==> design.v <==
module clk_ctrl
(
	input				wire				clk_i					,
	input				wire				rstn_i				,	
	input				wire	[15:0]	freq						,
	output			reg				dds1_o					,
	output			reg				dds_o						
);
reg	[31:0]	cnt;
wire	[63:0]	add;
assign add =freq*32'd4294967295/16'd30000;
always@(posedge clk_i or negedge rstn_i)
	if(rstn_i ==1'b0)
		cnt <=32'd0;
	else
		cnt <=cnt +add; 
always@(posedge clk_i or negedge rstn_i)
	if(rstn_i ==1'b0)
		dds_o <=1'b0;
	else if(cnt >=32'd2147483648)
		dds_o <=1'b1;
	else
		dds_o <=1'b0;		
reg	[31:0]	cnt1;
wire	[63:0]	add1;
assign add1 =(freq/8'd36)*32'd4294967295/16'd3000;
always@(posedge clk_i or negedge rstn_i)
	if(rstn_i ==1'b0)
		cnt1 <=32'd0;
	else
		cnt1 <=cnt1 +add1; 
always@(posedge clk_i or negedge rstn_i)
	if(rstn_i ==1'b0)
		dds1_o <=1'b0;
	else if(cnt1 >=32'd2147483648)
		dds1_o <=1'b1;
	else
		dds1_o <=1'b0;		
endmodule
==> run.sh <==
#!/bin/bash
# the make line also repeats each setting of config.mk as NAME=value (left out here)
make -C /OpenROAD-flow-scripts/flow DESIGN_CONFIG=/design/flow/config.mk WORK_HOME=/design/flow/orfs CLKGATE_MAP_FILE= finish
==> config.mk <==
export PLATFORM = sky130hd
export DESIGN_NAME = clk_ctrl
export DESIGN_NICKNAME = clk_ctrl
export VERILOG_FILES = /design/flow/design.v
export SDC_FILE = /design/flow/constraint.sdc
export NUM_CORES = 4
export LEC_CHECK = 0
export ABC_AREA = 1
export CAP_MARGIN = 20
export CORE_MARGIN = 2
export CORE_UTILIZATION = 68
export CTS_CLUSTER_DIAMETER = 268
export CTS_CLUSTER_SIZE = 95
export PLACE_DENSITY = 0.4
export SLEW_MARGIN = 20
export TNS_END_PERCENT = 15
==> constraint.sdc <==
create_clock -name core_clock -period 38.1 [get_ports {clk_i}]
set_input_delay 7.6200 -clock core_clock [delete_from_list [all_inputs] [get_ports {clk_i}]]
set_output_delay 7.6200 -clock core_clock [all_outputs]
set_load 0.01 [all_outputs]
==> results of run 1 <==
[through the flow]
stage	worst slack, ns	util (%)	hold WS (ns)
3_3_place_gp	-11.64	93.4	0.398
2_1_floorplan	-10.56	-	0.449
4_1_cts	-13.76	95.4	0.417
3_5_place_dp	-15.54	93.4	0.400
[per-layer routing]
| metal | GRT overflow | global-route usage, % |
|---|---|---|
| met5 | 31 | 75.7 |
| met1 | 332 | 91.6 |
| met2 | 2132 | 112 |
| met4 | 818 | 104 |
| met3 | 243 | 88.1 |
[repair_timing]
| item | CTS |
|---|---|
| pin swaps | 81 |
| gates resized | 187 |
| setup buffers | 49 |
| cloned | 6 |
| endpoints found under the setup margin | 64 |
==> results_slide.txt, run 1 <==
Implementation Results

Status
  • Status: did not finish
  • Exit stage: 5_1_grt
  • Err: [ERROR GRT-0116] Global routing finished with congestion. Check the congestion regions in the DRC Viewer.

Floorplanning
  • Die height: 279 µm
  • I/O pins: 20
  • Row count: 100
  • Die width: 279 µm
  • Core Region: 74600 µm²
  • Init Core Util: 68.9%
  • Chip Area: 77800 µm²

Clocking
  • Clock Path Buffers: 2
  • Clock tree root driver cell: clkbuf_16
  • H-tree lvl count: 3
  • Hold-fix buffers, CTS: 0
  • CTS sink cnt: 66
  • Num CTS Buffers: 9

Synthesis
  • AO/OA Area Share: 8.04%
  • Yosys stat area: 51400 µm²
  • Distinct lib cells: 84
  • Commonest flop: dfrtp_1
  • Adder-cell share of the synthesized area: 19.7%
  • Synth area leaders: nand2_1 14%, fa_1 10%, ha_1 9.6%
  • Register area share after synthesis: 3.21%
  • Post-synth EDFFs: 0
  • Syn avg cell area: 6.56 µm²
  • Post-Syn Nets: 8508
  • Yosys top cell area share: 14.1%
  • Synth flops: 66
  • Top cells by count: 1929 x nand2_1, 1157 x inv_1, 793 x nand3_1
  • Post-synth mux share: 0.0414%
  • Logic family by area: simple AND/OR/NAND/NOR gates
  • Most instantiated library cell after synthesis: nand2_1
  • Cell type with the largest total area: nand2_1
  • Simple logic cell fraction of the synthesized area: 52.5%
  • Gate Count Post-Synth: 7835
  • Netlist Area Pre-Place: 51400 µm²
  • Number of cells in Yosys stat: 7835
  • Xor/xnor share: 5.45%
  • Asr flop ratio synth: 100%
  • Ys Warns: 1

Global route
  • Congestion Overflow GR: 3556
  • Gr usage total: 97.6%

Placed design
  • Area after DPL: 69600 µm²
  • Placed cell count: 10877
  • Hpwl dp: 168 mm
  • Final GP Congestion: 1.04
  • Port bufs: 19
==> inputs of run 2 (changes only) <==
- ABC_AREA: 1 -> unset
- CELL_PAD_IN_SITES_DETAIL_PLACEMENT: unset -> 0
- CORE_ASPECT_RATIO: unset -> 0.93
- CORE_UTILIZATION: 68 -> 65
- CTS_CLUSTER_DIAMETER: 268 -> 341
- CTS_CLUSTER_SIZE: 95 -> unset
- GPL_ROUTABILITY_DRIVEN: unset -> 1
- MAX_ROUTING_LAYER: unset -> met4
- PLACE_DENSITY: 0.4 -> unset
- SETUP_SLACK_MARGIN: unset -> -2.0
- TNS_END_PERCENT: 15 -> 55
- clock period: 38.1 -> 71.8 ns (I/O delays scaled with it)
==> results_slide.txt, run 2 <==
Synthesis and Place & Route Summary

Cells and area
  • Syn-to-layout area delta: 4.37%
  • MI comb area: 50200 µm²
  • Post-layout nets: 7846
  • Fillers: 7310
  • FF+latch area: 1650 µm²
  • Non-Filler Instances: 8280

Synthesis
  • Syn avg cell area: 7.86 µm² (was 6.56 µm²)
  • Distinct lib cells: 223 (was 84)
  • Post-synth EDFFs: 0 (unchanged)
  • Xor/xnor share: 10.2% (was 5.45%)
  • Top cells by count: 539 x inv_1, 525 x nand2_1, 516 x nor2_1 (was 1929 x nand2_1, 1157 x inv_1, 793 x nand3_1)
  • Synth flops: 66 (unchanged)
  • Post-Syn Nets: 7766 (was 8508)
  • Ys Warns: 1 (unchanged)
  • AO/OA Area Share: 35.1% (was 8.04%)
  • Number of cells in Yosys stat: 7093 (was 7835)
  • Adder-cell share of the synthesized area: 19.1% (was 19.7%)
  • Yosys top cell area share: 9.33% (was 14.1%)
  • Logic family by area: AND-OR/OR-AND gates (was simple AND/OR/NAND/NOR gates)
  • Post-synth mux share: 3.54% (was 0.0414%)
  • Simple logic cell fraction of the synthesized area: 20.7% (was 52.5%)
  • Asr flop ratio synth: 100% (unchanged)
  • Yosys stat area: 55800 µm² (was 51400 µm²)
  • Gate Count Post-Synth: 7093 (was 7835)
  • Cell type with the largest total area: fa_1 (was nand2_1)
  • Synth area leaders: fa_1 9.3%, ha_1 8.9%, xnor2_1 6.1% (was nand2_1 14%, fa_1 10%, ha_1 9.6%)
  • Register area share after synthesis: 2.96% (was 3.21%)
  • Netlist Area Pre-Place: 55800 µm² (was 51400 µm²)
  • Most instantiated library cell after synthesis: inv_1 (was nand2_1)
  • Commonest flop: dfrtp_1 (unchanged)

Floorplanning
  • Die width: 308 µm (was 279 µm)
  • Init Core Util: 65.7% (was 68.9%)
  • Core Region: 84900 µm² (was 74600 µm²)
  • I/O pins: 20 (unchanged)
  • Chip Area: 88200 µm² (was 77800 µm²)
  • Die height: 287 µm (was 279 µm)
  • Row count: 103 (was 100)

Placed design
  • Placed cell count: 8222 (was 10877)
  • Port bufs: 19 (unchanged)
  • Hpwl dp: 126 mm (was 168 mm)
  • Final GP Congestion: 1.01 (was 1.04)

Worst setup path
  • Crit Path Class: input pin to flip-flop
  • Cell family with most CP delay: AND-OR/OR-AND gates
  • Buffers and inverters on the worst path: 31
  • Critical Path Sink: cnt1[31]
  • Crit-path slowest cell: or4_1
  • Critical Path Fanout Max: 14
  • Element type at the critical path end: flip-flop
  • Worst r2r path cells: 32
  • CP Launch Type: input pin
  • Cell with the most instances on the worst path: a21oi_1
  • Critical path data arrival time: 70.77 ns
  • R2R Path End: cnt[31]
  • Worst EP required: 72.10 ns
  • Setup slack, reg-to-reg: 65.74 ns
  • CP startpoint: freq[4]
  • Levels on crit path: 250
  • Slowest stage delay, CP: 0.63 ns
  • Reg-to-reg critical path startpoint: cnt[1]

Route
  • Vias: 55029
  • Vias/cell: 6.65
  • DRT iter0 DRCs: 5057
  • TritonRoute pass-1 iters: 6
  • DRC errors left: 0
  • Met3 Wirelength: 9.58 mm
  • Antenna-violating nets left: 0
  • Routed wl met2: 70.4 mm
  • Wire length on met1: 72.2 mm
  • Ant. Diodes: 0
  • Routed wire per std cell: 18.7 µm
  • Max Used Layer: met4
  • WL final: 155 mm

Final timing
  • Post-layout min period: 70.48 ns
  • Period utilization: 98.2%
  • Clk_skew: 0.0147 ns
  • Worst relative slew slack: 28.4%
  • Hold Fails Final Rpt: 0
  • Worst Tran Pin Value: 1.07 ns
  • FMAX: 14.2 MHz
  • # setup viols final: 0
  • TNS Setup: 0 ns
  • Final Max Slew Viols: 0

Global route
  • Gr usage total: 34.6%
  • Largest net degree at the start of global routing: 67
  • First-pass GRT wire length: 254 mm
  • Vias in the first global route: 50664
  • Number of antenna violations at the first check in global routing: 0
  • Congestion Overflow GR: 0

Job
  • Log Warnings: 64
  • Max cap viols: 0

Clocking
  • Clock Path Buffers: 2 (unchanged)
  • Clock transition at path regs: 0.06 ns
  • H-tree lvl count: 3 (unchanged)
  • Worst-Skew Late Latency: 0.38 ns
  • CTS sink cnt: 66 (unchanged)
  • CTS tree: yes
  • Clock tree root driver cell: clkbuf_16 (unchanged)
  • Num CTS Buffers: 9 (unchanged)

Status
  • Status: timing/DRC/antenna clean (was did not finish)

Hold path
  • Worst min-delay path class: flip-flop to flip-flop
  • Hold Path End: dds1_o
  • Hold Path Origin: cnt1[31]
  • Hold Path Depth: 0
==> run 2: cell type report <==
class | count | share of cell area (%)
clock buffers | 11 | 0.434
clock inverters | 5 | 0.107
inverters | 582 | 3.93
multi-input cells | 6201 | 86.1
flip-flops and latches | 66 | 2.84
well taps | 1102 | 2.37
repair buffers | 313 | 4.18
==> run 2: what timing repair did <==
action / CTS / global route
gates resized: 0 / 127
endpoints found under the setup margin: 0 / 23
hold buffers: 0 / 0
buffers inserted: 0 / 40
==> run 2: routing by layer <==
metal  track usage (%)  up-vias
met5                 -        -
met4              6.13        0
met3              3.00      172
met2              54.3     1890
met1              48.9    26364
li1                  -    26603
==> run 2: metrics by stage <==
stage                     hold slack, ns  util, %  worst slack (ns)  cell area [µm²]
after CTS                          0.406     67.3            -0.576            57200
after detailed placement           0.392     66.9            -0.762            56800
after floorplan                    0.449        -              2.20            55800
after global routing               0.421     68.6             -2.33            58200
final                              0.408     68.6              1.32            58200
after global placement             0.391     66.9             0.890            56800
==> inputs of run 3 (changes only) <==
- ABC_AREA: unset -> 1
- CELL_PAD_IN_SITES_DETAIL_PLACEMENT: 0 -> unset
- CORE_ASPECT_RATIO: 0.93 -> 1.22
- CORE_UTILIZATION: 65 -> 71
- CTS_CLUSTER_DIAMETER: 341 -> 400
- CTS_CLUSTER_SIZE: unset -> 100
- GPL_ROUTABILITY_DRIVEN: 1 -> unset
- MAX_ROUTING_LAYER: met4 -> unset
- PLACE_DENSITY: unset -> 0.4
- SETUP_SLACK_MARGIN: -2.0 -> unset
- TNS_END_PERCENT: 55 -> unset
- clock period: 71.8 -> 39.5 ns (I/O delays scaled with it)
==> results_slide.txt, run 3 <==
Implementation Results

Synthesis
  • Gate Count Post-Synth: 7835 (was 7093)
  • Logic family by area: simple AND/OR/NAND/NOR gates (was AND-OR/OR-AND gates)
  • Xor/xnor share: 5.45% (was 10.2%)
  • Yosys stat area: 51400 µm² (was 55800 µm²)
  • Register area share after synthesis: 3.21% (was 2.96%)
  • Number of cells in Yosys stat: 7835 (was 7093)
  • Top cells by count: 1929 x nand2_1, 1157 x inv_1, 793 x nand3_1 (was 539 x inv_1, 525 x nand2_1, 516 x nor2_1)
  • Distinct lib cells: 84 (was 223)
  • AO/OA Area Share: 8.04% (was 35.1%)
  • Ys Warns: 1 (unchanged)
  • Yosys top cell area share: 14.1% (was 9.33%)
  • Post-Syn Nets: 8508 (was 7766)
  • Post-synth EDFFs: 0 (unchanged)
  • Cell type with the largest total area: nand2_1 (was fa_1)
  • Synth flops: 66 (unchanged)
  • Commonest flop: dfrtp_1 (unchanged)
  • Adder-cell share of the synthesized area: 19.7% (was 19.1%)
  • Most instantiated library cell after synthesis: nand2_1 (was inv_1)
  • Netlist Area Pre-Place: 51400 µm² (was 55800 µm²)
  • Post-synth mux share: 0.0414% (was 3.54%)
  • Asr flop ratio synth: 100% (unchanged)
  • Syn avg cell area: 6.56 µm² (was 7.86 µm²)
  • Simple logic cell fraction of the synthesized area: 52.5% (was 20.7%)
  • Synth area leaders: nand2_1 14%, fa_1 10%, ha_1 9.6% (was fa_1 9.3%, ha_1 8.9%, xnor2_1 6.1%)

Placed design
  • Area after DPL: 69400 µm² (was 56800 µm²)
  • Final GP Congestion: 1.01 (about the same)
  • Port bufs: 19 (unchanged)
  • Hpwl dp: 194 mm (was 126 mm)

Floorplanning
  • Die width: 248 µm (was 308 µm)
  • Die height: 301 µm (was 287 µm)
  • Core Region: 71300 µm² (was 84900 µm²)
  • Chip Area: 74600 µm² (was 88200 µm²)
  • Row count: 108 (was 103)
  • Init Core Util: 72.0% (was 65.7%)
  • I/O pins: 20 (unchanged)

Status
  • Exit stage: 4_1_cts
  • Status: did not finish (was timing/DRC/antenna clean)
  • Err: [ERROR DPL-0038] Utilization greater than 100%, impossible to legalize
-- run 3: stage by stage --
stage,utilization (%),worst slack [ns],instances,hold WS [ns]
2_1_floorplan,-,-9.44,7835,0.449
3_3_place_gp,97.2,-10.26,10806,0.407
3_5_place_dp,97.2,-16.42,10806,0.410
==> inputs of run 4 (changes only) <==
- ABC_AREA: 1 -> unset
- CORE_ASPECT_RATIO: 1.22 -> unset
- CORE_UTILIZATION: 71 -> 70
- CTS_CLUSTER_DIAMETER: 400 -> unset
- CTS_CLUSTER_SIZE: 100 -> 30
- MAX_ROUTING_LAYER: unset -> met4
- PLACE_DENSITY: 0.4 -> unset
- clock period: 39.5 -> 62.9 ns (I/O delays scaled with it)
==> results_slide.txt, run 4 <==
Implementation Results

Synthesis
  • Ys Warns: 1 (unchanged)
  • Logic family by area: AND-OR/OR-AND gates (was simple AND/OR/NAND/NOR gates)
  • Simple logic cell fraction of the synthesized area: 20.7% (was 52.5%)
  • Number of cells in Yosys stat: 7093 (was 7835)
  • Post-synth EDFFs: 0 (unchanged)
  • Yosys top cell area share: 9.33% (was 14.1%)
  • AO/OA Area Share: 35.1% (was 8.04%)
  • Top cells by count: 539 x inv_1, 525 x nand2_1, 516 x nor2_1 (was 1929 x nand2_1, 1157 x inv_1, 793 x nand3_1)
  • Synth flops: 66 (unchanged)
  • Register area share after synthesis: 2.96% (was 3.21%)
  • Asr flop ratio synth: 100% (unchanged)
  • Syn avg cell area: 7.86 µm² (was 6.56 µm²)
  • Post-synth mux share: 3.54% (was 0.0414%)
  • Distinct lib cells: 223 (was 84)
  • Most instantiated library cell after synthesis: inv_1 (was nand2_1)
  • Cell type with the largest total area: fa_1 (was nand2_1)
  • Commonest flop: dfrtp_1 (unchanged)
  • Adder-cell share of the synthesized area: 19.1% (was 19.7%)
  • Xor/xnor share: 10.2% (was 5.45%)
  • Netlist Area Pre-Place: 55800 µm² (was 51400 µm²)
  • Post-Syn Nets: 7766 (was 8508)
  • Synth area leaders: fa_1 9.3%, ha_1 8.9%, xnor2_1 6.1% (was nand2_1 14%, fa_1 10%, ha_1 9.6%)
  • Gate Count Post-Synth: 7093 (was 7835)
  • Yosys stat area: 55800 µm² (was 51400 µm²)

Placed design
  • Port bufs: 19 (unchanged)
  • Placement Setup Slack: -1.80 ns (was -16.42 ns)
  • Final GP Congestion: 1.02 (was 1.01)
  • Hpwl dp: 144 mm (was 194 mm)

Floorplanning
  • I/O pins: 20 (unchanged)
  • Row count: 103 (was 108)
  • Init Core Util: 70.6% (was 72.0%)
  • Core Region: 79000 µm² (was 71300 µm²)
  • Die width: 286 µm (was 248 µm)
  • Die height: 286 µm (was 301 µm)
  • Chip Area: 82000 µm² (was 74600 µm²)

Status
  • Status: did not finish (unchanged)
  • Exit stage: 5_1_grt (was 4_1_cts)

Clocking
  • Hold-fix buffers, CTS: 0
  • Num CTS Buffers: 9
  • CTS sink cnt: 66
  • Clock Path Buffers: 2
  • Clock tree root driver cell: clkbuf_16
  • H-tree lvl count: 3
[run 4: timing repair]
action | CTS
buffers inserted | 132
pin swaps | 138
cloned | 2
gates resized | 160
setup endpoints to repair | 13
[run 4: per-stage QoR]
stage | hold WS [ns] | setup TNS, ns | area, µm² | instances | utilization (%)
after detailed placement | 0.387 | -12.10 | 65900 | 9245 | 83.4
after CTS | 0.410 | 0 | 68000 | 9394 | 86.1
after floorplan | 0.449 | 0 | 56800 | 7093 | -
after global placement | 0.386 | 0 | 65900 | 9245 | 83.4
==> inputs of run 5 (changes only) <==
- CORE_UTILIZATION: 70 -> 72
- CTS_CLUSTER_DIAMETER: unset -> 332
- CTS_CLUSTER_SIZE: 30 -> 100
- MAX_ROUTING_LAYER: met4 -> unset
- clock period: 62.9 -> 70.0 ns (I/O delays scaled with it)
==> results_slide.txt, run 5 <==
Synthesis and Place & Route Summary

Floorplanning
  • Row count: 102 (was 103)
  • Die width: 282 µm (was 286 µm)
  • Die height: 282 µm (was 286 µm)
  • Core Region: 77100 µm² (was 79000 µm²)
  • I/O pins: 20 (unchanged)
  • Chip Area: 79700 µm² (was 82000 µm²)
  • Init Core Util: 72.4% (was 70.6%)

Clocking
  • H-tree lvl count: 3 (unchanged)
  • CTS tree: yes
  • Clock tree root driver cell: clkbuf_16 (unchanged)
  • Clock Path Buffers: 2 (unchanged)
  • Worst-Skew Late Latency: 0.39 ns
  • Num CTS Buffers: 9 (unchanged)
  • Clock transition at path regs: 0.06 ns
  • CTS sink cnt: 66 (unchanged)

Final timing
  • FMAX: 14.6 MHz
  • Period utilization: 97.9%
  • Post-layout min period: 68.51 ns
  • Worst relative slew slack: 21.0%
  • Hold Fails Final Rpt: 0
  • Final Max Slew Viols: 0
  • Worst setup margin: 1.49 ns
  • Clk_skew: 0.0160 ns
  • Worst Tran Pin Value: 1.18 ns
  • # setup viols final: 0

Synthesis
  • Syn avg cell area: 7.86 µm² (unchanged)
  • Distinct lib cells: 223 (unchanged)
  • Adder-cell share of the synthesized area: 19.1% (unchanged)
  • Post-synth mux share: 3.54% (unchanged)
  • Number of cells in Yosys stat: 7093 (unchanged)
  • Top cells by count: 539 x inv_1, 525 x nand2_1, 516 x nor2_1 (unchanged)
  • Post-synth EDFFs: 0 (unchanged)
  • Register area share after synthesis: 2.96% (unchanged)
  • Logic family by area: AND-OR/OR-AND gates (unchanged)
  • Synth flops: 66 (unchanged)
  • Simple logic cell fraction of the synthesized area: 20.7% (unchanged)
  • Yosys stat area: 55800 µm² (unchanged)
  • Ys Warns: 1 (unchanged)
  • Synth area leaders: fa_1 9.3%, ha_1 8.9%, xnor2_1 6.1% (unchanged)
  • Gate Count Post-Synth: 7093 (unchanged)
  • Most instantiated library cell after synthesis: inv_1 (unchanged)
  • Netlist Area Pre-Place: 55800 µm² (unchanged)
  • Asr flop ratio synth: 100% (unchanged)
  • Commonest flop: dfrtp_1 (unchanged)
  • AO/OA Area Share: 35.1% (unchanged)
  • Yosys top cell area share: 9.33% (unchanged)
  • Cell type with the largest total area: fa_1 (unchanged)
  • Post-Syn Nets: 7766 (unchanged)
  • Xor/xnor share: 10.2% (unchanged)

Route
  • Vias: 56691
  • TritonRoute pass-1 iters: 8
  • Routed wire per std cell: 19.3 µm
  • WL final: 160 mm
  • Vias/cell: 6.86
  • DRC errors left: 0
  • Antenna-violating nets left: 0
  • DRT iter0 DRCs: 5366

Worst setup path
  • Crit-path slowest cell: or4_4
  • Element type at the critical path end: flip-flop
  • Worst r2r path cells: 31
  • Crit Path Class: input pin to flip-flop
  • Levels on crit path: 258
  • Setup slack, reg-to-reg: 63.96 ns
  • Buffers and inverters on the worst path: 37
  • Reg-to-reg critical path startpoint: cnt[0]
  • Critical path data arrival time: 68.79 ns
  • Cell with the most instances on the worst path: a21oi_1
  • Slowest stage delay, CP: 0.57 ns
  • R2R Path End: cnt[30]
  • Critical Path Fanout Max: 14
  • Cell family with most CP delay: AND-OR/OR-AND gates
  • Critical Path Sink: cnt1[30]
  • Worst EP required: 70.28 ns
  • CP startpoint: freq[5]
  • CP Launch Type: input pin

Placed design
  • Placement Setup Slack: -1.61 ns (was -1.80 ns)
  • Placed cell count: 8139 (was 9245)
  • Hpwl dp: 125 mm (was 144 mm)
  • Port bufs: 19 (unchanged)
  • Final GP Congestion: 0.999 (was 1.02)

Cells and area
  • Post-layout nets: 7897
  • Non-Filler Instances: 8270
  • Syn-to-layout area delta: 6.94%

Global route
  • Met3 Usage GRT: 4.73%
  • Gr usage total: 37.2%
  • Congestion Overflow GR: 0
  • GRT Max-Usage Layer: met2
  • Largest net degree at the start of global routing: 67
  • Vias in the first global route: 51120
  • GRT met1 Usage: 50.7%
  • Routing usage on met2: 61.4%
  • First-pass GRT wire length: 252 mm
  • Number of antenna violations at the first check in global routing: 2

Status
  • Status: timing/DRC/antenna clean (was did not finish)

Hold path
  • Hold Path Origin: cnt1[31]
  • Worst min-delay path class: flip-flop to flip-flop
  • Hold Path Depth: 0
  • Hold Path End: dds1_o

Job
  • Log Warnings: 64
  • Max cap viols: 0
-- run 5: per-stage QoR --
step           area [µm²]  setup TNS, ns  hold slack, ns  util [%]
5_1_grt             59600          -3.72           0.424      77.4
4_1_cts             57200              0           0.416      74.1
2_1_floorplan       55800              0           0.449         -
3_3_place_gp        56600              0           0.393      73.4
6_report            59700              0           0.410      77.4
3_5_place_dp        56600         -10.19           0.402      73.4
-- run 5: area by class of cell --
cell class              count  area [µm²]
multi-input cells        6203       51300
well taps                1040        1300
flip-flops and latches     66        1650
inverters                 582        2280
repair buffers            362        2830
diodes                      1        2.50
fillers                  5910       17400
clock inverters             6        88.8
clock buffers              10         239
-- run 5: routing by layer --
metal,vias up,share of wire (%)
li1,26710,-
met1,27071,43
met2,2504,47
met3,404,7.3
met4,2,3.0
met5,-,0.0050
-- run 5: repair_timing --
action	4_1_cts	5_1_grt
hold buffers	0	0
hold endpoints to repair	0	0
pin swaps	5	113
setup buffers	10	97
gates cloned	0	6
resized	23	311
setup endpoints to repair	10	41
==> inputs of run 6 (changes only) <==
- ABC_AREA: unset -> 1
- CAP_MARGIN: 20 -> 10
- CELL_PAD_IN_SITES_DETAIL_PLACEMENT: unset -> 2
- CORE_ASPECT_RATIO: unset -> 0.93
- CORE_UTILIZATION: 72 -> 58
- CTS_CLUSTER_DIAMETER: 332 -> 199
- CTS_CLUSTER_SIZE: 100 -> unset
- GPL_ROUTABILITY_DRIVEN: unset -> 0
- HOLD_SLACK_MARGIN: unset -> 0.12
- MAX_ROUTING_LAYER: unset -> met4
- MIN_ROUTING_LAYER: unset -> met2
- SETUP_SLACK_MARGIN: unset -> 5.0
- TNS_END_PERCENT: unset -> 55
- clock period: 70.0 -> 115.0 ns (I/O delays scaled with it)
==> results_slide.txt, run 6 <==
Implementation Results

Status
  • Status: did not finish (was timing/DRC/antenna clean)
  • Exit stage: 3_5_place_dp
  • Err: Error: detail_place.tcl, 38 bad optional access

Synthesis
  • Syn avg cell area: 6.56 µm² (was 7.86 µm²)
  • Logic family by area: simple AND/OR/NAND/NOR gates (was AND-OR/OR-AND gates)
  • Number of cells in Yosys stat: 7835 (was 7093)
  • Yosys top cell area share: 14.1% (was 9.33%)
  • Asr flop ratio synth: 100% (unchanged)
  • Simple logic cell fraction of the synthesized area: 52.5% (was 20.7%)
  • Adder-cell share of the synthesized area: 19.7% (was 19.1%)
  • AO/OA Area Share: 8.04% (was 35.1%)
  • Distinct lib cells: 84 (was 223)
  • Ys Warns: 1 (unchanged)
  • Yosys stat area: 51400 µm² (was 55800 µm²)
  • Netlist Area Pre-Place: 51400 µm² (was 55800 µm²)
  • Synth flops: 66 (unchanged)
  • Commonest flop: dfrtp_1 (unchanged)
  • Cell type with the largest total area: nand2_1 (was fa_1)
  • Register area share after synthesis: 3.21% (was 2.96%)
  • Post-Syn Nets: 8508 (was 7766)
  • Synth area leaders: nand2_1 14%, fa_1 10%, ha_1 9.6% (was fa_1 9.3%, ha_1 8.9%, xnor2_1 6.1%)
  • Gate Count Post-Synth: 7835 (was 7093)
  • Most instantiated library cell after synthesis: nand2_1 (was inv_1)
  • Post-synth EDFFs: 0 (unchanged)
  • Top cells by count: 1929 x nand2_1, 1157 x inv_1, 793 x nand3_1 (was 539 x inv_1, 525 x nand2_1, 516 x nor2_1)
  • Post-synth mux share: 0.0414% (was 3.54%)
  • Xor/xnor share: 5.45% (was 10.2%)

Floorplanning
  • Die width: 313 µm (was 282 µm)
  • Row count: 105 (was 102)
  • Core Region: 88000 µm² (was 77100 µm²)
  • Chip Area: 91000 µm² (was 79700 µm²)
  • I/O pins: 20 (unchanged)
  • Init Core Util: 58.4% (was 72.4%)
  • Die height: 291 µm (was 282 µm)

Placed design
  • Port bufs: 19 (unchanged)
[run 6: stage by stage]
step	hold WS, ns	setup slack (ns)	area (µm²)
after floorplan	0.449	46.62	51400
after global placement	0.390	38.53	52600
==> inputs of run 7 (changes only) <==
- ABC_AREA: 1 -> 0
- CAP_MARGIN: 10 -> 20
- CELL_PAD_IN_SITES_DETAIL_PLACEMENT: 2 -> unset
- CELL_PAD_IN_SITES_GLOBAL_PLACEMENT: unset -> 2
- CORE_ASPECT_RATIO: 0.93 -> unset
- CORE_UTILIZATION: 58 -> 19
- CTS_CLUSTER_DIAMETER: 199 -> 192
- CTS_CLUSTER_SIZE: unset -> 77
- GPL_ROUTABILITY_DRIVEN: 0 -> 1
- GPL_TIMING_DRIVEN: unset -> 0
- HOLD_SLACK_MARGIN: 0.12 -> -0.07
- MAX_ROUTING_LAYER: met4 -> unset
- MIN_ROUTING_LAYER: met2 -> unset
- PLACE_DENSITY_LB_ADDON: unset -> 0.14
- TNS_END_PERCENT: 55 -> 20
- clock period: 115.0 -> 77.0 ns (I/O delays scaled with it)
==> results_slide.txt, run 7 <==
Synthesis and Place & Route Summary

Synthesis
  • Gate Count Post-Synth: 7093 (was 7835)
  • Synth area leaders: fa_1 9.3%, ha_1 8.9%, xnor2_1 6.1% (was nand2_1 14%, fa_1 10%, ha_1 9.6%)
  • Post-Syn Nets: 7766 (was 8508)
  • Distinct lib cells: 223 (was 84)
  • Simple logic cell fraction of the synthesized area: 20.7% (was 52.5%)
  • Xor/xnor share: 10.2% (was 5.45%)
  • Register area share after synthesis: 2.96% (was 3.21%)
  • Netlist Area Pre-Place: 55800 µm² (was 51400 µm²)
  • Cell type with the largest total area: fa_1 (was nand2_1)
  • Most instantiated library cell after synthesis: inv_1 (was nand2_1)
  • Yosys top cell area share: 9.33% (was 14.1%)
  • Synth flops: 66 (unchanged)
  • Yosys stat area: 55800 µm² (was 51400 µm²)
  • Top cells by count: 539 x inv_1, 525 x nand2_1, 516 x nor2_1 (was 1929 x nand2_1, 1157 x inv_1, 793 x nand3_1)
  • Post-synth EDFFs: 0 (unchanged)
  • Logic family by area: AND-OR/OR-AND gates (was simple AND/OR/NAND/NOR gates)
  • Adder-cell share of the synthesized area: 19.1% (was 19.7%)
  • Commonest flop: dfrtp_1 (unchanged)
  • Syn avg cell area: 7.86 µm² (was 6.56 µm²)
  • Post-synth mux share: 3.54% (was 0.0414%)
  • Asr flop ratio synth: 100% (unchanged)
  • AO/OA Area Share: 35.1% (was 8.04%)
  • Ys Warns: 1 (unchanged)
  • Number of cells in Yosys stat: 7093 (was 7835)

Job
  • Log Warnings: 62
  • Max cap viols: 0

Route
  • DRT iter0 DRCs: 2579
  • Antenna-violating nets left: 0
  • WL final: 210 mm
  • Vias/cell: 4.79
  • Routed wire per std cell: 18.4 µm
  • DRC errors left: 0
  • Vias: 54457
  • TritonRoute pass-1 iters: 5

Clocking
  • H-tree lvl count: 3
  • Worst-Skew Late Latency: 0.46 ns
  • Hold-fix buffers, CTS: 0
  • Clock transition at path regs: 0.08 ns
  • Clock Path Buffers: 2
  • CTS tree: yes
  • Clock tree root driver cell: clkbuf_16
  • Num CTS Buffers: 9
  • CTS sink cnt: 66

Final timing
  • Worst setup margin: 7.78 ns
  • Clk_skew: 0.0226 ns
  • FMAX: 14.4 MHz
  • TNS Setup: 0 ns
  • Hold Fails Final Rpt: 0
  • RSZ-0062 raised after global routing: no
  • Worst Tran Pin Value: 1.10 ns
  • # setup viols final: 0
  • Post-layout min period: 69.22 ns
  • Worst relative slew slack: 26.0%
  • Final Max Slew Viols: 0
  • Period utilization: 89.9%

Worst setup path
  • Crit-path slowest cell: or4_4
  • CP Launch Type: input pin
  • Crit Path Class: input pin to flip-flop
  • Setup slack, reg-to-reg: 70.17 ns
  • Cell family with most CP delay: AND-OR/OR-AND gates
  • Critical Path Fanout Max: 10
  • Worst r2r path cells: 32
  • Element type at the critical path end: flip-flop
  • Critical path data arrival time: 69.59 ns
  • Slowest stage delay, CP: 0.60 ns
  • R2R Path End: cnt[31]
  • Levels on crit path: 274
  • CP startpoint: freq[4]
  • Buffers and inverters on the worst path: 53
  • Critical Path Sink: cnt1[28]
  • Worst EP required: 77.37 ns
  • Reg-to-reg critical path startpoint: cnt[1]

Cells and area
  • Non-Filler Instances: 11371
  • MI comb area: 52900 µm²
  • Syn-to-layout area delta: 20.8%
  • FF+latch area: 1650 µm²
  • Final Instance Area: 67400 µm²
  • Post-layout nets: 8131
  • Fillers: 32391

Floorplanning
  • Core Region: 292000 µm² (was 88000 µm²)
  • Die width: 546 µm (was 313 µm)
  • I/O pins: 20 (unchanged)
  • Init Core Util: 19.1% (was 58.4%)
  • Row count: 198 (was 105)
  • Die height: 546 µm (was 291 µm)
  • Chip Area: 298000 µm² (was 91000 µm²)

Placed design
  • Area after DPL: 61000 µm²
  • Placement Setup Slack: -7.63 ns
  • Port bufs: 19 (unchanged)
  • Final GP Congestion: 0.788
  • Hpwl dp: 173 mm
  • Placed cell count: 11017

Hold path
  • Hold Path End: cnt[0]
  • Hold Path Depth: 1
  • Hold Path Origin: cnt[0]
  • Worst min-delay path class: flip-flop to flip-flop

Global route
  • Vias in the first global route: 54752
  • Gr usage total: 13.7%
  • Largest net degree at the start of global routing: 35
  • First-pass GRT wire length: 331 mm
  • Congestion Overflow GR: 0
  • Number of antenna violations at the first check in global routing: 14

Status
  • Status: timing/DRC/antenna clean (was did not finish)
-- run 7: timing repair --
item | in CTS | in global routing
gates cloned | 0 | 3
buffers inserted | 137 | 190
pin swaps | 102 | 225
resized | 343 | 362
setup endpoints to repair | 32 | 27
hold endpoints to repair | 0 | 0
-- run 7: metrics by stage --
stage	hold WS [ns]	utilization (%)
final	0.483	23.1
after CTS	0.489	22.0
after global routing	0.514	23.1
after floorplan	0.449	-
after global placement	0.464	20.9
after detailed placement	0.471	20.9
-- run 7: final cells by class --
type / count / area share [%]
repair buffers: 353 / 4.16
inverters: 582 / 3.44
clock buffers: 12 / 0.366
clock inverters: 4 / 0.110
diodes: 8 / 0.0297
plain buffers: 246 / 3.68
well taps: 3900 / 7.24
flip-flops and latches: 66 / 2.45
multi-input cells: 6200 / 78.5
-- run 7: metal layers --
metal | share of wire, % | up-vias | wire, µm | track usage (%)
li1 | - | 27183 | - | -
met1 | 50 | 26723 | 106000 | 19.5
met2 | 47 | 474 | 97800 | 22.8
met3 | 2.2 | 71 | 4680 | 1.22
met4 | 0.63 | 6 | 1320 | 1.34
met5 | 0.019 | - | 40 | 0
==> inputs of run 8 (changes only) <==
- ABC_AREA: 0 -> unset
- CELL_PAD_IN_SITES_DETAIL_PLACEMENT: unset -> 0
- CELL_PAD_IN_SITES_GLOBAL_PLACEMENT: 2 -> unset
- CORE_ASPECT_RATIO: unset -> 0.93
- CORE_UTILIZATION: 19 -> 72
- CTS_CLUSTER_DIAMETER: 192 -> 341
- CTS_CLUSTER_SIZE: 77 -> unset
- GPL_TIMING_DRIVEN: 0 -> unset
- HOLD_SLACK_MARGIN: -0.07 -> unset
- MAX_ROUTING_LAYER: unset -> met4
- PLACE_DENSITY_LB_ADDON: 0.14 -> unset
- TNS_END_PERCENT: 20 -> 55
- clock period: 77.0 -> 79.2 ns (I/O delays scaled with it)
==> results_slide.txt, run 8 <==
Synthesis and Place & Route Summary

Final timing
  • Post-layout min period: 72.51 ns
  • Final Max Slew Viols: 0 (unchanged)
  • # setup viols final: 0 (unchanged)
  • RSZ-0062 raised after global routing: no (unchanged)
  • Worst setup margin: 6.69 ns (was 7.78 ns)
  • TNS Setup: 0 ns (unchanged)
  • Period utilization: 91.6% (was 89.9%)
  • FMAX: 13.8 MHz
  • Worst relative slew slack: 24.3% (was 26.0%)
  • Worst Tran Pin Value: 1.13 ns (was 1.10 ns)
  • Hold Fails Final Rpt: 0 (unchanged)
  • Clk_skew: 0.00723 ns (was 0.0226 ns)

Hold path
  • Hold Path End: dds_o (was cnt[0])
  • Hold Path Depth: 0 (was 1)
  • Worst min-delay path class: flip-flop to flip-flop (unchanged)
  • Hold Path Origin: cnt[31] (was cnt[0])

Placed design
  • Hpwl dp: 122 mm (was 173 mm)
  • Placed cell count: 7895 (was 11017)
  • Port bufs: 19 (unchanged)
  • Final GP Congestion: 0.993 (was 0.788)
  • Placement Setup Slack: -0.939 ns (was -7.63 ns)

Worst setup path
  • Reg-to-reg critical path startpoint: cnt[0] (was cnt[1])
  • Worst EP required: 79.48 ns (was 77.37 ns)
  • Element type at the critical path end: flip-flop (unchanged)
  • Critical Path Sink: cnt1[30] (was cnt1[28])
  • CP startpoint: freq[10] (was freq[4])
  • Cell family with most CP delay: AND-OR/OR-AND gates (unchanged)
  • Worst r2r path cells: 31 (was 32)
  • Buffers and inverters on the worst path: 32 (was 53)
  • Crit-path slowest cell: clkdlybuf4s50_1 (was or4_4)
  • R2R Path End: cnt[30] (was cnt[31])
  • Setup slack, reg-to-reg: 73.13 ns (was 70.17 ns)
  • CP Launch Type: input pin (unchanged)
  • Crit Path Class: input pin to flip-flop (unchanged)
  • Critical path data arrival time: 72.79 ns (was 69.59 ns)
  • Cell with the most instances on the worst path: a21oi_1
  • Levels on crit path: 253 (was 274)
  • Critical Path Fanout Max: 11 (was 10)
  • Slowest stage delay, CP: 0.67 ns (was 0.60 ns)

Status
  • Status: timing/DRC/antenna clean (unchanged)

Floorplanning
  • I/O pins: 20 (unchanged)
  • Chip Area: 79700 µm² (was 298000 µm²)
  • Row count: 98 (was 198)
  • Core Region: 76800 µm² (was 292000 µm²)
  • Init Core Util: 72.7% (was 19.1%)
  • Die height: 272 µm (was 546 µm)
  • Die width: 293 µm (was 546 µm)

Synthesis
  • Number of cells in Yosys stat: 7093 (unchanged)
  • Gate Count Post-Synth: 7093 (unchanged)
  • Xor/xnor share: 10.2% (unchanged)
  • Yosys top cell area share: 9.33% (unchanged)
  • Asr flop ratio synth: 100% (unchanged)
  • Commonest flop: dfrtp_1 (unchanged)
  • Post-synth mux share: 3.54% (unchanged)
  • Logic family by area: AND-OR/OR-AND gates (unchanged)
  • Synth area leaders: fa_1 9.3%, ha_1 8.9%, xnor2_1 6.1% (unchanged)
  • Ys Warns: 1 (unchanged)
  • Synth flops: 66 (unchanged)
  • Yosys stat area: 55800 µm² (unchanged)
  • Adder-cell share of the synthesized area: 19.1% (unchanged)
  • Netlist Area Pre-Place: 55800 µm² (unchanged)
  • Post-synth EDFFs: 0 (unchanged)
  • Register area share after synthesis: 2.96% (unchanged)
  • AO/OA Area Share: 35.1% (unchanged)
  • Top cells by count: 539 x inv_1, 525 x nand2_1, 516 x nor2_1 (unchanged)
  • Post-Syn Nets: 7766 (unchanged)
  • Simple logic cell fraction of the synthesized area: 20.7% (unchanged)
  • Most instantiated library cell after synthesis: inv_1 (unchanged)
  • Distinct lib cells: 223 (unchanged)
  • Syn avg cell area: 7.86 µm² (unchanged)
  • Cell type with the largest total area: fa_1 (unchanged)

Clocking
  • Clock tree root driver cell: clkbuf_16 (unchanged)
  • Worst-Skew Late Latency: 0.40 ns (was 0.46 ns)
  • CTS tree: yes (unchanged)
  • CTS sink cnt: 66 (unchanged)
  • Clock Path Buffers: 2 (unchanged)
  • Clock transition at path regs: 0.06 ns (was 0.08 ns)
  • Num CTS Buffers: 9 (unchanged)
  • H-tree lvl count: 3 (unchanged)

Global route
  • Largest net degree at the start of global routing: 55 (was 35)
  • Number of antenna violations at the first check in global routing: 4 (was 14)
  • Congestion Overflow GR: 0 (unchanged)
  • First-pass GRT wire length: 253 mm (was 331 mm)
  • Vias in the first global route: 51057 (was 54752)
  • Gr usage total: 38.0% (was 13.7%)

Cells and area
  • Utilization after layout: 76.1% (was 23.1%)
  • Syn-to-layout area delta: 4.70% (was 20.8%)
  • Post-layout nets: 7737 (was 8131)
  • Non-Filler Instances: 8073 (was 11371)

Route
  • DRC errors left: 0 (unchanged)
  • Routed wire per std cell: 19.6 µm (was 18.4 µm)
  • Vias: 56362 (was 54457)
  • Antenna-violating nets left: 0 (unchanged)
  • DRT iter0 DRCs: 5973 (was 2579)
  • TritonRoute pass-1 iters: 6 (was 5)
  • WL final: 158 mm (was 210 mm)
  • Vias/cell: 6.98 (was 4.79)

Job
  • Max cap viols: 0 (unchanged)
  • Log Warnings: 64 (was 62)
## run 8: metal layers
| layer | wire [µm] | GRT usage, % |
|---|---|---|
| met3 | 11700 | 3.44 |
| met2 | 73100 | 60.2 |
| met5 | 0 | - |
| met4 | 3910 | 9.95 |
| met1 | 69500 | 52.0 |
## run 8: timing repair
item,4_1_cts,5_1_grt
setup endpoints to repair,32,32
hold buffers,0,0
pin swaps,17,88
buffers inserted,42,112
gates cloned,1,3
gates resized,82,264
## run 8: per-stage QoR
stage          hold WS [ns]  cell area (µm²)
3_5_place_dp          0.406            55000
5_1_grt               0.420            58400
6_report              0.405            58400
4_1_cts               0.408            56100
2_1_floorplan         0.449            55800
3_3_place_gp          0.403            55000
## run 8: area by class of cell
cell class                 count  area, µm²
multi-input combinational   6203      51300
fill                        5792      18400
inverter                     582       2300
sequential                    66       1650
timing repair buffer         202       1560
tap                         1000       1250
clock buffer                  10        239
clock inverter                 6       90.1
antenna                        4       10.0
==> inputs of run 9 (changes only) <==
- ABC_AREA: unset -> 0
- CAP_MARGIN: 20 -> 15
- CELL_PAD_IN_SITES_DETAIL_PLACEMENT: 0 -> 1
- CORE_ASPECT_RATIO: 0.93 -> unset
- CORE_UTILIZATION: 72 -> 33
- CTS_CLUSTER_DIAMETER: 341 -> unset
- CTS_CLUSTER_SIZE: unset -> 38
- GPL_ROUTABILITY_DRIVEN: 1 -> 0
- GPL_TIMING_DRIVEN: unset -> 0
- HOLD_SLACK_MARGIN: unset -> 0.21
- MAX_ROUTING_LAYER: met4 -> met5
- MIN_ROUTING_LAYER: unset -> met1
- PLACE_DENSITY_LB_ADDON: unset -> 0.02
- SETUP_SLACK_MARGIN: 5.0 -> unset
- SLEW_MARGIN: 20 -> 40
- TNS_END_PERCENT: 55 -> 70
- clock period: 79.2 -> 122.0 ns (I/O delays scaled with it)
==> results_slide.txt, run 9 <==
Synthesis and Place & Route Summary

Hold path
  • Hold Path Depth: 1 (was 0)
  • Worst min-delay path class: flip-flop to flip-flop (unchanged)
  • Hold Path Origin: cnt[0] (was cnt[31])
  • Hold Path End: cnt[0] (was dds_o)

Final timing
  • TNS Setup: 0 ns (unchanged)
  • Hold Fails Final Rpt: 0 (unchanged)
  • Hold slack: 0.481 ns (was 0.405 ns)
  • Worst Tran Pin Value: 0.829 ns (was 1.13 ns)
  • Worst setup margin: 28.63 ns (was 6.69 ns)
  • # setup viols final: 0 (unchanged)
  • Clk_skew: 0.0222 ns (was 0.00723 ns)
  • Post-layout min period: 93.37 ns
  • Final Max Slew Viols: 0 (unchanged)
  • RSZ-0062 raised after global routing: no (unchanged)
  • Period utilization: 76.5% (was 91.6%)
  • FMAX: 10.7 MHz
  • Worst relative slew slack: 44.3% (was 24.3%)

Route
  • DRC errors left: 0 (unchanged)
  • TritonRoute pass-1 iters: 7 (was 6)
  • Ant. Diodes: 0 (was 4)
  • DRT iter0 DRCs: 2639 (was 5973)
  • Vias/cell: 5.77 (was 6.98)
  • Routed wire per std cell: 19.9 µm (was 19.6 µm)
  • Vias: 53912 (was 56362)
  • Antenna-violating nets left: 0 (unchanged)
  • WL final: 186 mm (was 158 mm)

Synthesis
  • Distinct lib cells: 223 (unchanged)
  • Netlist Area Pre-Place: 55800 µm² (unchanged)
  • Ys Warns: 1 (unchanged)
  • Synth flops: 66 (unchanged)
  • Adder-cell share of the synthesized area: 19.1% (unchanged)
  • Post-synth EDFFs: 0 (unchanged)
  • Synth area leaders: fa_1 9.3%, ha_1 8.9%, xnor2_1 6.1% (unchanged)
  • Simple logic cell fraction of the synthesized area: 20.7% (unchanged)
  • Logic family by area: AND-OR/OR-AND gates (unchanged)
  • Register area share after synthesis: 2.96% (unchanged)
  • Commonest flop: dfrtp_1 (unchanged)
  • AO/OA Area Share: 35.1% (unchanged)
  • Cell type with the largest total area: fa_1 (unchanged)
  • Number of cells in Yosys stat: 7093 (unchanged)
  • Asr flop ratio synth: 100% (unchanged)
  • Most instantiated library cell after synthesis: inv_1 (unchanged)
  • Post-Syn Nets: 7766 (unchanged)
  • Yosys stat area: 55800 µm² (unchanged)
  • Top cells by count: 539 x inv_1, 525 x nand2_1, 516 x nor2_1 (unchanged)
  • Gate Count Post-Synth: 7093 (unchanged)
  • Post-synth mux share: 3.54% (unchanged)
  • Yosys top cell area share: 9.33% (unchanged)
  • Xor/xnor share: 10.2% (unchanged)
  • Syn avg cell area: 7.86 µm² (unchanged)

Worst setup path
  • Critical Path Fanout Max: 10 (was 11)
  • Cell with the most instances on the worst path: a21oi_1 (unchanged)
  • Slowest stage delay, CP: 0.82 ns (was 0.67 ns)
  • Critical Path Sink: cnt1[31] (was cnt1[30])
  • CP startpoint: freq[5] (was freq[10])
  • Critical path data arrival time: 93.74 ns (was 72.79 ns)
  • Reg-to-reg critical path startpoint: cnt1[1] (was cnt[0])
  • CP Launch Type: input pin (unchanged)
  • Levels on crit path: 256 (was 253)
  • Worst EP required: 122.38 ns (was 79.48 ns)
  • Cell family with most CP delay: AND-OR/OR-AND gates (unchanged)
  • Element type at the critical path end: flip-flop (unchanged)
  • Buffers and inverters on the worst path: 35 (was 32)
  • Setup slack, reg-to-reg: 115.11 ns (was 73.13 ns)
  • Crit-path slowest cell: clkdlybuf4s50_1 (unchanged)
  • R2R Path End: cnt1[31] (was cnt[30])
  • Crit Path Class: input pin to flip-flop (unchanged)
  • Worst r2r path cells: 32 (was 31)

Placed design
  • Placement Setup Slack: 28.41 ns (was -0.939 ns)
  • Port bufs: 19 (unchanged)
  • Hpwl dp: 156 mm (was 122 mm)
  • Placed cell count: 9322 (was 7895)

Floorplanning
  • Die width: 415 µm (was 293 µm)
  • Chip Area: 172000 µm² (was 79700 µm²)
  • Init Core Util: 33.3% (was 72.7%)
  • Core Region: 168000 µm² (was 76800 µm²)
  • Row count: 150 (was 98)
  • I/O pins: 20 (unchanged)
  • Die height: 415 µm (was 272 µm)

Cells and area
  • Syn-to-layout area delta: 6.47% (was 4.70%)
  • Utilization after layout: 35.4% (was 76.1%)
  • Post-layout nets: 7802 (was 7737)
  • Fillers: 20348 (was 5792)
  • Non-Filler Instances: 9338 (was 8073)

Job
  • Max cap viols: 0 (unchanged)
  • Log Warnings: 62 (was 64)

Clocking
  • # resized after CTS: 0 (was 82)
  • H-tree lvl count: 3 (unchanged)
  • Num CTS Buffers: 9 (unchanged)
  • Post-CTS Setup Inserts: 0 (was 42)
  • Clock tree root driver cell: clkbuf_16 (unchanged)
  • CTS sink cnt: 66 (unchanged)
  • CTS tree: yes (unchanged)
  • Clock transition at path regs: 0.09 ns (was 0.06 ns)
  • Clock Path Buffers: 2 (unchanged)
  • Hold-fix buffers, CTS: 0 (unchanged)
  • Worst-Skew Late Latency: 0.45 ns (was 0.40 ns)

Global route
  • First-pass GRT wire length: 304 mm (was 253 mm)
  • Vias in the first global route: 55094 (was 51057)
  • Number of antenna violations at the first check in global routing: 2 (was 4)
  • Gr usage total: 21.0% (was 38.0%)
  • Largest net degree at the start of global routing: 38 (was 55)
  • Congestion Overflow GR: 0 (unchanged)

Status
  • Status: timing/DRC/antenna clean (unchanged)
[run 9: cell type report]
class / count / area [µm²] / share of cell area [%]
plain buffers: 246 / 2440 / 4.10
well taps: 2204 / 2760 / 4.64
repair buffers: 25 / 264 / 0.445
clock inverters: 7 / 93.8 / 0.158
multi-input cells: 6199 / 49700 / 83.7
clock buffers: 9 / 225 / 0.379
inverters: 582 / 2280 / 3.84
flip-flops and latches: 66 / 1650 / 2.78
[run 9: metrics by stage]
stage	instance area [µm²]
finish	59400
global route	59400
CTS	59300
detailed placement	59000
global placement	58700
floorplan	55800
[run 9: routing by layer]
metal  global-route usage, %  share of wire [%]
met5                       0              0.015
met3                    1.37                1.9
met2                    35.2                 47
met1                    30.0                 50
met4                    3.11                1.1
==> inputs of run 10 (changes only) <==
- ABC_AREA: 0 -> unset
- CAP_MARGIN: 15 -> 20
- CELL_PAD_IN_SITES_DETAIL_PLACEMENT: 1 -> 0
- CORE_ASPECT_RATIO: unset -> 0.93
- CORE_UTILIZATION: 33 -> 65
- CTS_CLUSTER_DIAMETER: unset -> 341
- CTS_CLUSTER_SIZE: 38 -> unset
- GPL_ROUTABILITY_DRIVEN: 0 -> 1
- GPL_TIMING_DRIVEN: 0 -> unset
- HOLD_SLACK_MARGIN: 0.21 -> unset
- MAX_ROUTING_LAYER: met5 -> met4
- MIN_ROUTING_LAYER: met1 -> unset
- PLACE_DENSITY_LB_ADDON: 0.02 -> unset
- SETUP_SLACK_MARGIN: unset -> 5.0
- SLEW_MARGIN: 40 -> 20
- TNS_END_PERCENT: 70 -> 55
- clock period: 122.0 -> 76.4 ns (I/O delays scaled with it)
==> results_slide.txt, run 10 <==
Synthesis and Place & Route Summary

Worst setup path
  • Setup slack, reg-to-reg: 70.31 ns (was 115.11 ns)
  • Critical Path Fanout Max: 11 (was 10)
  • Cell family with most CP delay: AND-OR/OR-AND gates (unchanged)
  • Element type at the critical path end: flip-flop (unchanged)
  • Critical Path Sink: cnt1[30] (was cnt1[31])
  • Crit Path Class: input pin to flip-flop (unchanged)
  • Buffers and inverters on the worst path: 38 (was 35)
  • CP startpoint: freq[5] (unchanged)
  • Slowest stage delay, CP: 0.57 ns (was 0.82 ns)
  • Worst EP required: 76.66 ns (was 122.38 ns)
  • R2R Path End: cnt[31] (was cnt1[31])
  • Crit-path slowest cell: fa_1 (was clkdlybuf4s50_1)
  • Levels on crit path: 258 (was 256)
  • Critical path data arrival time: 70.34 ns (was 93.74 ns)
  • Cell with the most instances on the worst path: a21oi_1 (unchanged)
  • Worst r2r path cells: 32 (unchanged)
  • Reg-to-reg critical path startpoint: cnt[1] (was cnt1[1])
  • CP Launch Type: input pin (unchanged)

Cells and area
  • Utilization after layout: 71.2% (was 35.4%)
  • Fillers: 6911 (was 20348)
  • Post-layout nets: 7879 (was 7802)
  • Syn-to-layout area delta: 8.47% (was 6.47%)

Final timing
  • Worst Tran Pin Value: 1.19 ns (was 0.829 ns)
  • Clk_skew: 0.0118 ns (was 0.0222 ns)
  • Hold slack: 0.410 ns (was 0.481 ns)
  • Worst relative slew slack: 20.3% (was 44.3%)
  • Final Max Slew Viols: 0 (unchanged)
  • Hold Fails Final Rpt: 0 (unchanged)
  • Post-layout min period: 70.08 ns
  • RSZ-0062 raised after global routing: no (unchanged)
  • # setup viols final: 0 (unchanged)
  • FMAX: 14.3 MHz
  • Period utilization: 91.7% (was 76.5%)

Hold path
  • Worst min-delay path class: flip-flop to flip-flop (unchanged)
  • Hold Path End: dds1_o (was cnt[0])
  • Hold Path Depth: 0 (was 1)
  • Hold Path Origin: cnt1[31] (was cnt[0])

Clocking
  • Clock tree root driver cell: clkbuf_16 (unchanged)
  • CTS tree: yes (unchanged)
  • H-tree lvl count: 3 (unchanged)
  • Num CTS Buffers: 9 (unchanged)
  • CTS sink cnt: 66 (unchanged)
  • Worst-Skew Late Latency: 0.38 ns (was 0.45 ns)
  • Hold-fix buffers, CTS: 0 (unchanged)
  • Clock Path Buffers: 2 (unchanged)
  • Clock transition at path regs: 0.06 ns (was 0.09 ns)

Global route
  • Vias in the first global route: 50770 (was 55094)
  • Largest net degree at the start of global routing: 64 (was 38)
  • First-pass GRT wire length: 256 mm (was 304 mm)
  • Congestion Overflow GR: 0 (unchanged)
  • Number of antenna violations at the first check in global routing: 2 (unchanged)
  • Gr usage total: 35.1% (was 21.0%)

Synthesis
  • Gate Count Post-Synth: 7093 (unchanged)
  • Asr flop ratio synth: 100% (unchanged)
  • Register area share after synthesis: 2.96% (unchanged)
  • Adder-cell share of the synthesized area: 19.1% (unchanged)
  • Logic family by area: AND-OR/OR-AND gates (unchanged)
  • Post-synth EDFFs: 0 (unchanged)
  • Distinct lib cells: 223 (unchanged)
  • Cell type with the largest total area: fa_1 (unchanged)
  • Top cells by count: 539 x inv_1, 525 x nand2_1, 516 x nor2_1 (unchanged)
  • Synth area leaders: fa_1 9.3%, ha_1 8.9%, xnor2_1 6.1% (unchanged)
  • Synth flops: 66 (unchanged)
  • Yosys stat area: 55800 µm² (unchanged)
  • Post-synth mux share: 3.54% (unchanged)
  • Xor/xnor share: 10.2% (unchanged)
  • AO/OA Area Share: 35.1% (unchanged)
  • Commonest flop: dfrtp_1 (unchanged)
  • Yosys top cell area share: 9.33% (unchanged)
  • Number of cells in Yosys stat: 7093 (unchanged)
  • Syn avg cell area: 7.86 µm² (unchanged)
  • Netlist Area Pre-Place: 55800 µm² (unchanged)
  • Ys Warns: 1 (unchanged)
  • Most instantiated library cell after synthesis: inv_1 (unchanged)
  • Post-Syn Nets: 7766 (unchanged)
  • Simple logic cell fraction of the synthesized area: 20.7% (unchanged)

Route
  • WL final: 163 mm (was 186 mm)
  • Vias/cell: 6.78 (was 5.77)
  • Antenna-violating nets left: 0 (unchanged)
  • DRT iter0 DRCs: 5379 (was 2639)
  • Routed wire per std cell: 19.6 µm (was 19.9 µm)
  • Vias: 56349 (was 53912)
  • TritonRoute pass-1 iters: 9 (was 7)
  • DRC errors left: 0 (unchanged)

Floorplanning
  • Die height: 287 µm (was 415 µm)
  • Chip Area: 88200 µm² (was 172000 µm²)
  • Die width: 308 µm (was 415 µm)
  • I/O pins: 20 (unchanged)
  • Core Region: 84900 µm² (was 168000 µm²)
  • Row count: 103 (was 150)
  • Init Core Util: 65.7% (was 33.3%)

Job
  • Max cap viols: 0 (unchanged)
  • Log Warnings: 64 (was 62)

Placed design
  • Port bufs: 19 (unchanged)
  • Final GP Congestion: 0.983
  • Hpwl dp: 125 mm (was 156 mm)

Status
  • Status: timing/DRC/antenna clean (unchanged)
==> run 10: timing repair <==
action                                  in CTS  in global routing
cloned                                       1                  7
buffers inserted                            53                187
gates resized                              158                369
endpoints found under the setup margin      32                 43
pin swaps                                   39                178
==> run 10: per-stage QoR <==
stage / TNS (ns) / std cells / worst slack (ns) / instance area (µm²)
2_1_floorplan: 0 / 7093 / 5.88 / 55800
3_3_place_gp: 0 / 8049 / 0.691 / 55500
3_5_place_dp: -4.84 / 8049 / -1.04 / 55500
4_1_cts: 0 / 8119 / 5.03 / 57100
5_1_grt: 0 / 8314 / 4.03 / 60500
6_report: 0 / 8314 / 6.32 / 60500
==> run 10: per-layer routing <==
metal	global-route usage, %	vias up	wire, µm
met5	-	-	0
met4	6.96	0	3430
met3	3.07	310	11800
met2	54.6	2292	74300
met1	49.7	27044	73200
li1	-	26703	-
==> run 10: cell type report <==
| class | count | area (µm²) | share of cell area, % |
|---|---|---|---|
| Clock inverter | 5 | 61.3 | 0.101 |
| Timing Repair Buffer | 342 | 2740 | 4.53 |
| Inverter | 582 | 2310 | 3.82 |
| Clock buffer | 11 | 253 | 0.418 |
| Sequential cell | 66 | 1650 | 2.73 |
| Multi-Input combinational cell | 6205 | 52100 | 86.1 |
| Antenna cell | 1 | 2.50 | 0.00414 |
| Tap cell | 1102 | 1380 | 2.28 |
==> inputs of run 11 (changes only) <==
- ABC_AREA: unset -> 1
- CAP_MARGIN: 20 -> 40
- CELL_PAD_IN_SITES_DETAIL_PLACEMENT: 0 -> unset
- CORE_ASPECT_RATIO: 0.93 -> unset
- CORE_UTILIZATION: 65 -> 72
- CTS_CLUSTER_DIAMETER: 341 -> 205
- CTS_CLUSTER_SIZE: unset -> 14
- GPL_ROUTABILITY_DRIVEN: 1 -> unset
- MAX_ROUTING_LAYER: met4 -> unset
- PLACE_DENSITY_LB_ADDON: unset -> 0.14
- SETUP_SLACK_MARGIN: 5.0 -> 4.9
- TNS_END_PERCENT: 55 -> unset
- clock period: 76.4 -> 17.2 ns (I/O delays scaled with it)
==> results_slide.txt, run 11 <==
Implementation Results

Status
  • Status: did not finish (was timing/DRC/antenna clean)
  • Exit stage: 3_5_place_dp
  • Err: [ERROR DPL-0038] Utilization greater than 100%, impossible to legalize

Synthesis
  • Netlist Area Pre-Place: 51400 µm² (was 55800 µm²)
  • Cell type with the largest total area: nand2_1 (was fa_1)
  • Post-synth mux share: 0.0414% (was 3.54%)
  • Logic family by area: simple AND/OR/NAND/NOR gates (was AND-OR/OR-AND gates)
  • Synth area leaders: nand2_1 14%, fa_1 10%, ha_1 9.6% (was fa_1 9.3%, ha_1 8.9%, xnor2_1 6.1%)
  • Asr flop ratio synth: 100% (unchanged)
  • Post-Syn Nets: 8508 (was 7766)
  • Syn avg cell area: 6.56 µm² (was 7.86 µm²)
  • Commonest flop: dfrtp_1 (unchanged)
  • Top cells by count: 1929 x nand2_1, 1157 x inv_1, 793 x nand3_1 (was 539 x inv_1, 525 x nand2_1, 516 x nor2_1)
  • AO/OA Area Share: 8.04% (was 35.1%)
  • Simple logic cell fraction of the synthesized area: 52.5% (was 20.7%)
  • Gate Count Post-Synth: 7835 (was 7093)
  • Number of cells in Yosys stat: 7835 (was 7093)
  • Distinct lib cells: 84 (was 223)
  • Yosys top cell area share: 14.1% (was 9.33%)
  • Xor/xnor share: 5.45% (was 10.2%)
  • Adder-cell share of the synthesized area: 19.7% (was 19.1%)
  • Ys Warns: 1 (unchanged)
  • Most instantiated library cell after synthesis: nand2_1 (was inv_1)
  • Register area share after synthesis: 3.21% (was 2.96%)
  • Yosys stat area: 51400 µm² (was 55800 µm²)
  • Synth flops: 66 (unchanged)
  • Post-synth EDFFs: 0 (unchanged)

Floorplanning
  • Init Core Util: 73.0% (was 65.7%)
  • Die width: 271 µm (was 308 µm)
  • Die height: 271 µm (was 287 µm)
  • I/O pins: 20 (unchanged)
  • Row count: 97 (was 103)
  • Core Region: 70400 µm² (was 84900 µm²)
  • Chip Area: 73500 µm² (was 88200 µm²)

Placed design
  • Final GP Congestion: 1.03 (was 0.983)
  • Port bufs: 19 (unchanged)
## run 11: through the flow
stage,hold WS (ns),setup TNS (ns)
after global placement,0.389,-1405.66
after floorplan,0.449,-1337.01
